north:
Design Final_Project, start of the top module:
module Final_Project(reset,sw1,sw2,sw3,sw4,FPGA_clk,dot_row,dot0_col,dot1_col,
							out1, out2, out3, out4, out5, out6);
input FPGA_clk;	 
input reset, sw1, sw2, sw3, sw4; 
output [7:0]dot_row, dot0_col, dot1_col;
output [6:0]out1, out2, out3, out4, out5, out6;
reg [3:0]x;	 
reg move_x;	 
reg [1:0]move_y;	 
reg [2:0]y;	 
reg [1:0]gamestate;	 
reg [6:0]timecount;  
reg [6:0]lscore, rscore;
reg [3:0]x_q;
reg [2:0]y_q;
reg [1:0]gamestate_q;
reg [6:0]lscore_q, rscore_q;
wire [7:0]my_plate, enemy_plate; 
wire ballclk;
wire plateclk;
wire timeclk;
wire refreshclk;	
wire dotmatrixclk;
wire goalclk;
wire [7:0]dot_row, dot0_col, dot1_col;
wire [6:0]out1, out2, out3, out4, out5, out6;
dotmatrix DOT(.clk(FPGA_clk), .reset(reset), .en(dotmatrixclk), .gamestate(gamestate_q), .dot_row(dot_row), 
				  .dot0_col(dot0_col), .dot1_col(dot1_col), .my_plate(my_plate),
				  .rscore(rscore_q), .lscore(lscore_q),
				  .enemy_plate(enemy_plate), .x(x_q), .y(y_q));
plate PLA (.reset(reset), .clk(FPGA_clk), .en(plateclk), .sw1(sw1), .sw2(sw2), .sw3(sw3), .sw4(sw4), 
			  .nextleftpos(my_plate), .nextrightpos(enemy_plate));
sevendisplay SEV(.lscore(lscore), .rscore(rscore), .timecount(timecount),
					  .out1(out1), .out2(out2), .out3(out3), .out4(out4),
					  .out5(out5), .out6(out6));
clock CLK(.clk(FPGA_clk), .reset(reset), .ballclk(ballclk), .plateclk(plateclk),
			 .timeclk(timeclk), .refreshclk(refreshclk), .dotmatrixclk(dotmatrixclk),.goalclk(goalclk));	
	always@(posedge FPGA_clk) 	 
	begin						 
		if(!reset)				 
		begin
			timecount = 7'd5;
			move_x = 1'b1;
			move_y = 2'd2;
			x = 4'd14;
			y = 3'd3;
			lscore = 0;
			rscore = 0;
			gamestate = 2'd0;
		end
		else						 
		begin					 
			if(gamestate == 2'd0)	
			begin
				if(timeclk)
				begin
					if(timecount == 7'd0)
					begin
						timecount = 7'd99; 
						gamestate = 2'd1;
					end
					else
					begin
						if(timeclk)
						begin	
							timecount = timecount - 7'd1;
						end
						else
							timecount = timecount;
					end	
				end
				else
				begin
					timecount = timecount;
				end
			end
			else if(gamestate == 2'd1)	
			begin	
				if(timeclk)
				begin
					if(timecount == 7'd0)
							gamestate = 2'd2;
					else
					begin
  ...
make LEC_CHECK=0 CAP_MARGIN=20 CORE_MARGIN=2 CORE_UTILIZATION=42 CTS_CLUSTER_DIAMETER=210 GPL_TIMING_DRIVEN=0 MAX_ROUTING_LAYER=met4 PLACE_DENSITY_LB_ADDON=0.02 SLEW_MARGIN=20 TNS_END_PERCENT=80 finish   # period 6.01 ns
run.sh (not shown) runs the stock make flow with config.mk's settings and CLKGATE_MAP_FILE=.
north ran to completion and came out clean on the timing, design-rule and antenna checks.
--- input diff north..south ---
Settings: clearing CTS_CLUSTER_DIAMETER, which used to be 210; clearing GPL_TIMING_DRIVEN, which used to be 0; clearing PLACE_DENSITY_LB_ADDON, which used to be 0.02; swapping 42 for 68 in CORE_UTILIZATION; clearing TNS_END_PERCENT, which used to be 80; swapping 6.01 for 4.21 in the clock period (ns, I/O delays scaled along).
### Flow results
The flow for south finished, though final verification flagged setup timing. The die used by south is smaller than the one used by north. south reports a lower register-to-register slack than north does. Against north, detailed router's first-iteration violation count in south came out worse.
The following lists how east was set up differently from south:
Settings: ABC_AREA now 1, previously not set; CORE_UTILIZATION now 70, was 68; MAX_ROUTING_LAYER no longer set, was met4; the clock period (ns, I/O delays scaled along) now 4.82, was 4.21.
Results
STATUS run=east STAGES=ALL_DONE FINAL_CHECKS=FAILED CAUSE=setup timing
Area of the mapped netlist deteriorates in east relative to south.
Compare east and south | sequential power higher: south
south reports its startpoint of the worst setup timing path as rscore[4]$_SDFFE_PN0P_ while east reports rscore[5]$_SDFFE_PN0P_.
east ended with less power drawn by the clock network than south.
Static power due to leakage was lower in south than in east.
Library cell contributing the largest single delay on the critical path: sky130_fd_sc_hd__a221oi_2 -> south, sky130_fd_sc_hd__dfxtp_1 -> east
Across both runs, part of the power in the clock network was lower for east than for south.
east against south; total power is down by more than 10%.
In the flow results for east and south, the total of fill cells in the finished design is smaller on south.
Wire length on met1 on east is up relative to south.
Between east and south, pre-CTS setup slack is lower for south, east comes in above that.
east vs south on area fraction in full adders, half adders and majority gates: east is the lower one.
When the final numbers for east and south were put side by side, the number of setup violations in the final report turned out to be smaller in east.

---

run A:
Starting RTL as in the previous note.
## Final_Project
module Final_Project(reset,sw1,sw2,sw3,sw4,FPGA_clk,dot_row,dot0_col,dot1_col,
							out1, out2, out3, out4, out5, out6);
clock: 4.07 ns
lec_check: 0
abc_area: 1
cap_margin: 20
core_aspect_ratio: 1.02
core_margin: 3
core_utilization: 42
cts_cluster_diameter: 210
gpl_routability_driven: 1
gpl_timing_driven: 1
max_routing_layer: met5
min_routing_layer: met2
place_density_lb_addon: 0.02
slew_margin: 25
tns_end_percent: 80
Run A: all stages done; final checks FAILED (negative setup slack).
What run B does differently from run A at the input level:
# run A
export LEC_CHECK = 0
export ABC_AREA = 1
export CAP_MARGIN = 20
export CORE_ASPECT_RATIO = 1.02
export CORE_MARGIN = 3
export CORE_UTILIZATION = 42
export CTS_CLUSTER_DIAMETER = 210
export GPL_ROUTABILITY_DRIVEN = 1
export GPL_TIMING_DRIVEN = 1
export MAX_ROUTING_LAYER = met5
export MIN_ROUTING_LAYER = met2
export PLACE_DENSITY_LB_ADDON = 0.02
export SLEW_MARGIN = 25
export TNS_END_PERCENT = 80
create_clock -name core_clock -period 4.07 [get_ports {FPGA_clk}]
# run B
export LEC_CHECK = 0
export ABC_AREA = 1
export CAP_MARGIN = 20
export CORE_MARGIN = 2
export CORE_UTILIZATION = 68
export CTS_CLUSTER_DIAMETER = 210
export GPL_TIMING_DRIVEN = 1
export MAX_ROUTING_LAYER = met4
export SLEW_MARGIN = 5
export TNS_END_PERCENT = 80
create_clock -name core_clock -period 4.15 [get_ports {FPGA_clk}]
## What came out
Going from run A to run B, instance area at placement shrinks by about 2.5%.
HPWL after detailed placement of run B falls short of that of run A by a little under 10%.
On run B: height of the die is about 22% lower than what run A gave.
From run B to run A, summed instance area of the synthesized netlist did not move at all.
Reported for run B and run A, tally of unique sky130hd cells used after synthesis turned out identical to the last digit.
Run B vs run A, setup fix buffers added after clock tree synthesis went up by about 30%.
Between run B and run A, it is run B whose cell total after placement is lower, by 6.5%.
From run A to run B, count of buffers from port buffering did not move at all.
From run B to run A, area fraction in and, or, nand and nor cells after synthesis did not move at all.
Summary: die area, run B better than run A
Status: count of state elements after synthesis parity (run B, run A)
What ended run B was a tool error in global routing (5_1_grt); the run never finished.
Edits applied to the flow inputs when going from run B to run C:
# run B
export LEC_CHECK = 0
export ABC_AREA = 1
export CAP_MARGIN = 20
export CORE_MARGIN = 2
export CORE_UTILIZATION = 68
export CTS_CLUSTER_DIAMETER = 210
export GPL_TIMING_DRIVEN = 1
export MAX_ROUTING_LAYER = met4
export SLEW_MARGIN = 5
export TNS_END_PERCENT = 80
create_clock -name core_clock -period 4.15 [get_ports {FPGA_clk}]
# run C
export LEC_CHECK = 0
export CAP_MARGIN = 20
export CORE_MARGIN = 2
export CORE_UTILIZATION = 68
export CTS_CLUSTER_DIAMETER = 210
export GPL_TIMING_DRIVEN = 1
export MAX_ROUTING_LAYER = met4
export SLEW_MARGIN = 20
export TNS_END_PERCENT = 80
create_clock -name core_clock -period 4.89 [get_ports {FPGA_clk}]
Notes after the runs:
Lower average cell area after synthesis goes to run B over run C.
Measured against each other, run B and run C differ in adder-cell share of the synthesized area, the higher figure coming from run C.
Compared with run B, in run C half-perimeter wire length of the detailed placement result lower; number of rows in the core area lower.
Delta(synthesized netlist cell count, run C - run B) < 0
Of run B and run C, none finishes clean.
The flow completed for run C, but it is not clean: the layout still shows negative setup slack.
Run B: it failed during global routing (5_1_grt), and the tool reported GRT-0232.
Modified inputs, run D compared to run C
# run C
export LEC_CHECK = 0
export CAP_MARGIN = 20
export CORE_MARGIN = 2
export CORE_UTILIZATION = 68
export CTS_CLUSTER_DIAMETER = 210
export GPL_TIMING_DRIVEN = 1
export MAX_ROUTING_LAYER = met4
export SLEW_MARGIN = 20
export TNS_END_PERCENT = 80
create_clock -name core_clock -period 4.89 [get_ports {FPGA_clk}]
# run D
export LEC_CHECK = 0
export CAP_MARGIN = 20
export CORE_MARGIN = 2
export CORE_UTILIZATION = 40
export SLEW_MARGIN = 20
create_clock -name core_clock -period 10.0 [get_ports {FPGA_clk}]
==> comparison <==
Run D completed every stage of the flow, and the final layout passed the timing, design-rule and antenna checks. [compare] base=run C new=run D: aggregate negative setup slack moved up; power dissipated in combinational cells dropped 57%; depth of the worst register-to-register path dropped 2. Looking at end point of the critical path, the out4[6] result is from run D; the out5[0] one comes from run C. Relative to run C, the cell count measured on run D has increased by a few percent.
Input changes introduced in run E (baseline for comparison: run D):
# run D
export LEC_CHECK = 0
export CAP_MARGIN = 20
export CORE_MARGIN = 2
export CORE_UTILIZATION = 40
export SLEW_MARGIN = 20
create_clock -name core_clock -period 10.0 [get_ports {FPGA_clk}]
# run E
export LEC_CHECK = 0
export CAP_MARGIN = 20
export CELL_PAD_IN_SITES_GLOBAL_PLACEMENT = 2
export CORE_MARGIN = 2
export CORE_UTILIZATION = 26
export CTS_CLUSTER_SIZE = 26
export GPL_ROUTABILITY_DRIVEN = 1
export GPL_TIMING_DRIVEN = 1
export HOLD_SLACK_MARGIN = -0.01
export MAX_ROUTING_LAYER = met5
export MIN_ROUTING_LAYER = met2
export PLACE_DENSITY = 0.66
export SETUP_SLACK_MARGIN = -0.77
export SLEW_MARGIN = 30
create_clock -name core_clock -period 10.0 [get_ports {FPGA_clk}]
## What came out
- Sort run D and run E by final estimated routing congestion in global placement, descending, and run D comes first.
- Re data arrival time of the worst path: run E is 0.02 ns down on run D.
- Compared with run D, run E shows global routing met3 resource utilization higher by 31 points.
- Compared to run D, run E reaches a higher achievable clock.
Power and IR drop assume default switching activity.
